Design fsm, start of the top module:
module fsm(
    input [15:0] dataIn,
    input R_I,
    input reset,
    input clk,
    output reg r_o,
    output reg [1:0] err,
    output [31:0] dataOut,
    output ready
    );
export LEC_CHECK = 0
export ABC_AREA = 0
export CAP_MARGIN = 20
export CORE_MARGIN = 2
export CORE_UTILIZATION = 72
export CTS_CLUSTER_DIAMETER = 194
export CTS_CLUSTER_SIZE = 23
export GPL_TIMING_DRIVEN = 1
export PLACE_DENSITY = 0.64
export SLEW_MARGIN = 35
create_clock -name core_clock -period 7.01 [get_ports {clk}]
run.sh (not shown) runs the stock make flow with config.mk's settings and CLKGATE_MAP_FILE=.
The baseline finished with setup timing left.
==> next run, changes <==
==> flow/config.mk (replaced) <==
export PLATFORM = sky130hd
export DESIGN_NAME = fsm
export DESIGN_NICKNAME = fsm
export VERILOG_FILES = /design/flow/design.v
export SDC_FILE = /design/flow/constraint.sdc
export NUM_CORES = 4
export LEC_CHECK = 0
export CAP_MARGIN = 20
export CORE_MARGIN = 2
export CORE_UTILIZATION = 72
export PLACE_DENSITY_LB_ADDON = 0.24
export SLEW_MARGIN = 20
==> flow/constraint.sdc (replaced) <==
create_clock -name core_clock -period 9.17 [get_ports {clk}]
set_input_delay 1.8340 -clock core_clock [delete_from_list [all_inputs] [get_ports {clk}]]
set_output_delay 1.8340 -clock core_clock [all_outputs]
set_load 0.01 [all_outputs]
With this change the flow passed the timing, design-rule and antenna checks. Synthesized area does not change. Wire length rose by 1.9%. Via count stays flat. Core utilization fell by 0.58 points. Non-clock buffer count fell by 232. Final cell count fell by 1.8%. Final area fell by 0.74%. Clock-buffer cell count rose by 25. Power fell by 7.6%. Clock skew fell by 15 ps.
==> next run, changes <==
--- a/flow/config.mk
+++ b/flow/config.mk
@@ -6,7 +6,7 @@
 export NUM_CORES = 4
 export LEC_CHECK = 0
+export ABC_AREA = 1
 export CAP_MARGIN = 20
 export CORE_MARGIN = 2
-export CORE_UTILIZATION = 72
-export PLACE_DENSITY_LB_ADDON = 0.24
+export CORE_UTILIZATION = 68
 export SLEW_MARGIN = 20
==> flow/constraint.sdc (replaced) <==
create_clock -name core_clock -period 13.8 [get_ports {clk}]
set_input_delay 2.7600 -clock core_clock [delete_from_list [all_inputs] [get_ports {clk}]]
set_output_delay 2.7600 -clock core_clock [all_outputs]
set_load 0.01 [all_outputs]
Result:
- The new run finished clean
- global-route usage falls by 2.2 points
- die area climbs by 4.6%
- cell area goes down by about 1.4%
==> next run, changes <==
--- a/flow/config.mk
+++ b/flow/config.mk
@@ -6,7 +6,8 @@
 export NUM_CORES = 4
 export LEC_CHECK = 0
-export ABC_AREA = 1
 export CAP_MARGIN = 20
 export CORE_MARGIN = 2
-export CORE_UTILIZATION = 68
+export CORE_UTILIZATION = 72
+export CTS_CLUSTER_SIZE = 10
+export PLACE_DENSITY = 0.37
 export SLEW_MARGIN = 20
==> flow/constraint.sdc (replaced) <==
create_clock -name core_clock -period 6.06 [get_ports {clk}]
set_input_delay 1.2120 -clock core_clock [delete_from_list [all_inputs] [get_ports {clk}]]
set_output_delay 1.2120 -clock core_clock [all_outputs]
set_load 0.01 [all_outputs]
Result:
- The new run finished but failed the layout checks on setup timing
- synthesized area went up by 1.1%
- global-route usage went up by 3.3 points
- routed wire length is higher by 6.4%
- final cell count goes down by 10%
- combinational power goes up to 2.6 times its value
- design area came out higher by 8.1%
- die area fell by 4.4%
- total power climbs by 130%
- clock power rose by 130%
- register-to-register slack got worse by 6700 ps
- via count fell by 0.97%

---

Starting RTL as in the previous note.
clock: 7.01 ns
lec_check: 0
abc_area: 0
cap_margin: 20
core_margin: 2
core_utilization: 72
cts_cluster_diameter: 194
cts_cluster_size: 14
gpl_timing_driven: 1
place_density_lb_addon: 0.02
setup_slack_margin: 0.94
slew_margin: 35
The baseline produced a layout that fails on setup timing.
Next try:
ABC_AREA = default   (was 0)
CORE_UTILIZATION = 64   (was 72)
CTS_CLUSTER_DIAMETER = default   (was 194)
CTS_CLUSTER_SIZE = default   (was 14)
GPL_TIMING_DRIVEN = default   (was 1)
PLACE_DENSITY_LB_ADDON = default   (was 0.02)
SETUP_SLACK_MARGIN = default   (was 0.94)
SLEW_MARGIN = 20   (was 35)
clock period = 5.1 ns   (was 7.01 ns; I/O delays follow)
After rerunning: The new run completed and failed the layout checks on setup timing; register-to-register slack got worse by 1800 ps; critical path depth went down by 4; power came out higher by 54%; synthesized area does not change; fmax rises by 1.3%; clock skew barely changes; global-route usage came out lower by 3.1 points; count of clock-buffer cells in the layout shrinks by 18; wire length increases by 3.1%; first-iteration DRC count decreases by 18%; cell count rose by 7.6%.
Next try:
CORE_UTILIZATION = 72   (was 64)
CTS_CLUSTER_SIZE = 15   (was default)
SETUP_SLACK_MARGIN = 1.08   (was default)
clock period = 7.59 ns   (was 5.1 ns; I/O delays follow)
The changed run reached the layout checks and failed them: setup timing; clock power drops by 24%; sequential power drops by 33%; total power drops by 34%.
Next try:
CORE_UTILIZATION = 71   (was 72)
CTS_CLUSTER_SIZE = 19   (was 15)
SETUP_SLACK_MARGIN = default   (was 1.08)
clock period = 7.33 ns   (was 7.59 ns; I/O delays follow)
=> The new run finished with setup timing left. Sequential power rises by 3.8%. Wire length goes down by 1.4%. Non-clock buffer count climbs by 40. Cell area goes down by 0.34%.
Power figures rest on the tool's default switching activity, not on a simulated workload.
